==> quartz: inputs <==
// HandwashSensor
module HandwashSensor(
    input clk,
    input reset,
    input acceptLeftHandDistance,
    input [15:0] leftHandDistance,
    input acceptLeftHandGain,
    input [7:0] leftHandGain,
    input acceptRightHandDistance,
    input [15:0] rightHandDistance,
    input acceptRightHandGain,
    input [7:0] rightHandGain,
    output waterOn
);
==> flow/config.mk <==
export PLATFORM = sky130hd
export DESIGN_NAME = HandwashSensor
export DESIGN_NICKNAME = HandwashSensor
export VERILOG_FILES = /design/flow/design.v
export SDC_FILE = /design/flow/constraint.sdc
export NUM_CORES = 4
export LEC_CHECK = 0
export ABC_AREA = 1
export CAP_MARGIN = 40
export CORE_ASPECT_RATIO = 1.55
export CORE_MARGIN = 10
export CORE_UTILIZATION = 41
export CTS_CLUSTER_DIAMETER = 183
export GPL_ROUTABILITY_DRIVEN = 0
export GPL_TIMING_DRIVEN = 1
export HOLD_SLACK_MARGIN = 0.29
export MAX_ROUTING_LAYER = met4
export MIN_ROUTING_LAYER = met1
export PLACE_DENSITY = 0.53
export SETUP_SLACK_MARGIN = 1.5
export SLEW_MARGIN = 35
==> flow/constraint.sdc <==
create_clock -name core_clock -period 7.0 [get_ports {clk}]
set_input_delay 1.4000 -clock core_clock [delete_from_list [all_inputs] [get_ports {clk}]]
set_output_delay 1.4000 -clock core_clock [all_outputs]
set_load 0.01 [all_outputs]
run.sh (not shown) runs the stock make flow with config.mk's settings and CLKGATE_MAP_FILE=.
==> inputs of lagoon, as changes to quartz <==
- ABC_AREA: 1 -> not set
- CAP_MARGIN: 40 -> 20
- CORE_ASPECT_RATIO: 1.55 -> not set
- CORE_MARGIN: 10 -> 2
- CORE_UTILIZATION: 41 -> 67
- CTS_CLUSTER_DIAMETER: 183 -> 98
- GPL_ROUTABILITY_DRIVEN: 0 -> not set
- GPL_TIMING_DRIVEN: 1 -> not set
- HOLD_SLACK_MARGIN: 0.29 -> not set
- MAX_ROUTING_LAYER: met4 -> not set
- MIN_ROUTING_LAYER: met1 -> not set
- PLACE_DENSITY: 0.53 -> not set
- SETUP_SLACK_MARGIN: 1.5 -> not set
- SLEW_MARGIN: 35 -> 20
==> flow/constraint.sdc (replaced) <==
create_clock -name core_clock -period 4.4 [get_ports {clk}]
set_input_delay 0.8800 -clock core_clock [delete_from_list [all_inputs] [get_ports {clk}]]
set_output_delay 0.8800 -clock core_clock [all_outputs]
set_load 0.01 [all_outputs]
==> inputs of indigo, as changes to quartz <==
- ABC_AREA: 1 -> not set
- CAP_MARGIN: 40 -> 30
- CELL_PAD_IN_SITES_DETAIL_PLACEMENT: not set -> 1
- CORE_ASPECT_RATIO: 1.55 -> 1.17
- CORE_UTILIZATION: 41 -> 40
- CTS_CLUSTER_DIAMETER: 183 -> not set
- CTS_CLUSTER_SIZE: not set -> 78
- GPL_TIMING_DRIVEN: 1 -> not set
- HOLD_SLACK_MARGIN: 0.29 -> not set
- MIN_ROUTING_LAYER: met1 -> not set
- PLACE_DENSITY: 0.53 -> not set
- PLACE_DENSITY_LB_ADDON: not set -> 0.25
- SETUP_SLACK_MARGIN: 1.5 -> not set
- SLEW_MARGIN: 35 -> 20
==> comparison table <==
quantity	lagoon	quartz	indigo
Result of the run	failed layout checks	no timing/DRC/antenna violations	no timing/DRC/antenna violations
Reasons for failing layout checks	negative setup slack	-	-
Cell repeated most along the worst path	sky130_fd_sc_hd__fa_1	-	sky130_fd_sc_hd__fa_1
Total wire length after detailed routing	26200 µm	29500 µm	25400 µm
Chip width	128 µm	152 µm	168 µm
Simple logic cell fraction of the synthesized area	0.207	0.214	0.207
Worst reg2reg path startpoint	leftHandGainHeld[4]$_SDFFE_PP0P_	rightHandGainHeld[7]$_SDFFE_PP0P_	leftHandGainHeld[2]$_SDFFE_PP0P_
Global-route wire length before repair	41500 µm	49800 µm	44200 µm
Maximum fanout along the worst path	6	17	17
Per-cell routed wire length	17.6 µm	15.4 µm	17.0 µm
Worst Skew	0.00994 ns	0.0105 ns	0.0104 ns
Aggregate negative setup slack	-0.363 ns	0 ns	0 ns
Power in sequential cells	0.000840 W	0.000595 W	0.000551 W
Violation count after the first detailed-route iteration	565	453	223
Area occupied by multi-input gates	8350 µm²	7610 µm²	7780 µm²
Top metal layer carrying routed signals	met5	met4	met4
Met1 Track Usage GR	0.434	0.156	0.185
Post-Syn Area	10200 µm²	11000 µm²	10200 µm²
Sequential cell fraction of total power	0.350	0.348	0.400
Area of the placeable core	15100 µm²	26500 µm²	25300 µm²
Minimum setup slack in the final design	-0.122 ns	2.25 ns	1.85 ns
Setup bufs post-CTS	6	0	0
Portion of total power attributed to combinational logic	0.338	0.363	0.256
Main power-consuming group	sequential cells	combinational logic	sequential cells
Cell variety after synth	53	34	53
CTS-repair resized insts	64	0	0

========
==> 04-14 <==
==> flow/design.v <==
module HandwashSensor(
    input clk,
    input reset,
    input acceptLeftHandDistance,
    input [15:0] leftHandDistance,
    input acceptLeftHandGain,
    input [7:0] leftHandGain,
    input acceptRightHandDistance,
    input [15:0] rightHandDistance,
    input acceptRightHandGain,
    input [7:0] rightHandGain,
    output waterOn
);
reg [15:0] leftHandDistanceHeld;
 always@(posedge clk)  begin
     if(reset)
         leftHandDistanceHeld <= 0;
     else if(acceptLeftHandDistance)
         leftHandDistanceHeld <= leftHandDistance;
     else
         leftHandDistanceHeld <= leftHandDistanceHeld;
 end
reg [7:0] leftHandGainHeld;
 always@(posedge clk)  begin
     if(reset)
         leftHandGainHeld <= 0;
     else if(acceptLeftHandGain)
         leftHandGainHeld <= leftHandGain;
     else
         leftHandGainHeld <= leftHandGainHeld;
 end
reg [15:0] rightHandDistanceHeld;
 always@(posedge clk)  begin
     if(reset)
         rightHandDistanceHeld <= 0;
     else if(acceptRightHandDistance)
         rightHandDistanceHeld <= rightHandDistance;
     else
         rightHandDistanceHeld <= rightHandDistanceHeld;
 end
reg [7:0] rightHandGainHeld;
 always@(posedge clk)  begin
     if(reset)
         rightHandGainHeld <= 0;
     else if(acceptRightHandGain)
         rightHandGainHeld <= rightHandGain;
     else
         rightHandGainHeld <= rightHandGainHeld;
 end
wire [15:0] leftHand;
 wire [23:0] leftHandDistanceHeld_Mult_leftHandGainHeld;
 DSP48_AxB dsp_leftHandDistanceHeld_Mult_leftHandGainHeld(
     .CLK(clk),
     .A({ {9{1'b0}}, leftHandDistanceHeld}),
     .B({ {10{1'b0}}, leftHandGainHeld}),
     .P(leftHandDistanceHeld_Mult_leftHandGainHeld)
 );
 reg [16:0] leftHandDistanceHeld_Mult_leftHandGainHeld_ShiftR_7;
 always@(posedge clk) begin
     if(reset)
         leftHandDistanceHeld_Mult_leftHandGainHeld_ShiftR_7 <= 0;
     else
         leftHandDistanceHeld_Mult_leftHandGainHeld_ShiftR_7 <= leftHandDistanceHeld_Mult_leftHandGainHeld >> 7;
 end
 assign leftHand = leftHandDistanceHeld_Mult_leftHandGainHeld_ShiftR_7;
wire [15:0] rightHand;
 wire [23:0] rightHandDistanceHeld_Mult_rightHandGainHeld;
 DSP48_AxB dsp_rightHandDistanceHeld_Mult_rightHandGainHeld(
     .CLK(clk),
     .A({ {9{1'b0}}, rightHandDistanceHeld}),
     .B({ {10{1'b0}}, rightHandGainHeld}),
     .P(rightHandDistanceHeld_Mult_rightHandGainHeld)
 );
 reg [16:0] rightHandDistanceHeld_Mult_rightHandGainHeld_ShiftR_7;
 always@(posedge clk) begin
     if(reset)
         rightHandDistanceHeld_Mult_rightHandGainHeld_ShiftR_7 <= 0;
     else
         rightHandDistanceHeld_Mult_rightHandGainHeld_ShiftR_7 <= rightHandDistanceHeld_Mult_rightHandGainHeld >> 7;
 end
 assign rightHand = rightHandDistanceHeld_Mult_rightHandGainHeld_ShiftR_7;
parameter threshold = 1500;
assign waterOn = leftHand != 0 && rightHand != 0 && (leftHand < threshold || rightHand < threshold);
endmodule
module DSP48_AxB
   (CLK,
    A,
    B,
    P);
  input CLK;
  input [24:0]A;
  input [17:0]B;
  output [42:0]P;
assign P = A*B;
endmodule
==> flow/run.sh <==
#!/bin/bash
# the make line also repeats each setting of config.mk as NAME=value (left out here)
make -C /OpenROAD-flow-scripts/flow DESIGN_CONFIG=/design/flow/config.mk WORK_HOME=/design/flow/orfs CLKGATE_MAP_FILE= finish
==> flow/config.mk <==
export PLATFORM = sky130hd
export DESIGN_NAME = HandwashSensor
export DESIGN_NICKNAME = HandwashSensor
export VERILOG_FILES = /design/flow/design.v
export SDC_FILE = /design/flow/constraint.sdc
export NUM_CORES = 4
export LEC_CHECK = 0
export CAP_MARGIN = 20
export CORE_MARGIN = 2
export CORE_UTILIZATION = 64
export PLACE_DENSITY = 0.43
export SLEW_MARGIN = 20
==> flow/constraint.sdc <==
create_clock -name core_clock -period 6.03 [get_ports {clk}]
set_input_delay 1.2060 -clock core_clock [delete_from_list [all_inputs] [get_ports {clk}]]
set_output_delay 1.2060 -clock core_clock [all_outputs]
set_load 0.01 [all_outputs]
==> 04-13 (differences from 04-14) <==
- CORE_UTILIZATION: 64 -> 72
- CTS_CLUSTER_SIZE: unset -> 97
- PLACE_DENSITY: 0.43 -> 0.41
==> flow/constraint.sdc (replaced) <==
create_clock -name core_clock -period 9.73 [get_ports {clk}]
set_input_delay 1.9460 -clock core_clock [delete_from_list [all_inputs] [get_ports {clk}]]
set_output_delay 1.9460 -clock core_clock [all_outputs]
set_load 0.01 [all_outputs]
==> 01-12 (differences from 04-14) <==
- CAP_MARGIN: 20 -> 25
- CELL_PAD_IN_SITES_DETAIL_PLACEMENT: unset -> 1
- CORE_ASPECT_RATIO: unset -> 0.84
- CORE_UTILIZATION: 64 -> 40
- PLACE_DENSITY: 0.43 -> unset
- PLACE_DENSITY_LB_ADDON: unset -> 0.25
==> flow/constraint.sdc (replaced) <==
create_clock -name core_clock -period 7.0 [get_ports {clk}]
set_input_delay 1.4000 -clock core_clock [delete_from_list [all_inputs] [get_ports {clk}]]
set_output_delay 1.4000 -clock core_clock [all_outputs]
set_load 0.01 [all_outputs]
==> comparison table <==
metric                                                                 04-14                     04-13                    01-12
Total via count in the routed design                                    7502                      7706                     7631
Flip-flop and latch share of the layout cell area                     0.1427                    0.1432                   0.1406
Power consumed by combinational cells                               0.398 mW                  0.249 mW                 0.353 mW
Maximum clock skew at final layout                               0.006036 ns               0.006569 ns               0.01398 ns
Placed instance count                                                   1371                      1335                     1485
Logic share of the area                                               0.6936                    0.6958                   0.6831
Total tool warning count                                                  28                        28                       26
Proportion of cell area spent on the clock network                   0.02799                   0.02897                  0.02910
Placer's final routability congestion estimate                        0.8210                    0.9015                   0.8452
Result of the run                           no timing/DRC/antenna violations  no timing/DRC/antenna violations  no timing/DRC/antenna violations
Detailed-route vias per instance                                       5.409                     5.712                    5.081
Amount of wire on met3 after detailed routing                         806 um                   1083 um                   902 um
Core utilization of the finished layout                               0.7115                    0.8058                   0.4545
Met1 usage in global routing                                          0.3131                    0.3487                   0.2698
End point of the worst hold path                    rightHandDistanceHeld[0]  rightHandDistanceHeld[1]  leftHandDistanceHeld[1]
IR drop worst, VDD                                                 0.1388 mV                0.09585 mV                0.1061 mV
Actual slew at the worst max-slew pin                               1.015 ns                  1.020 ns                 1.020 ns
Via count of the first global-routing pass                              7731                      8004                     8543
Sequential power                                                    0.634 mW                  0.394 mW                 0.549 mW
Post-route insts no fill                                                1387                      1349                     1502
Power and IR drop assume default switching activity.
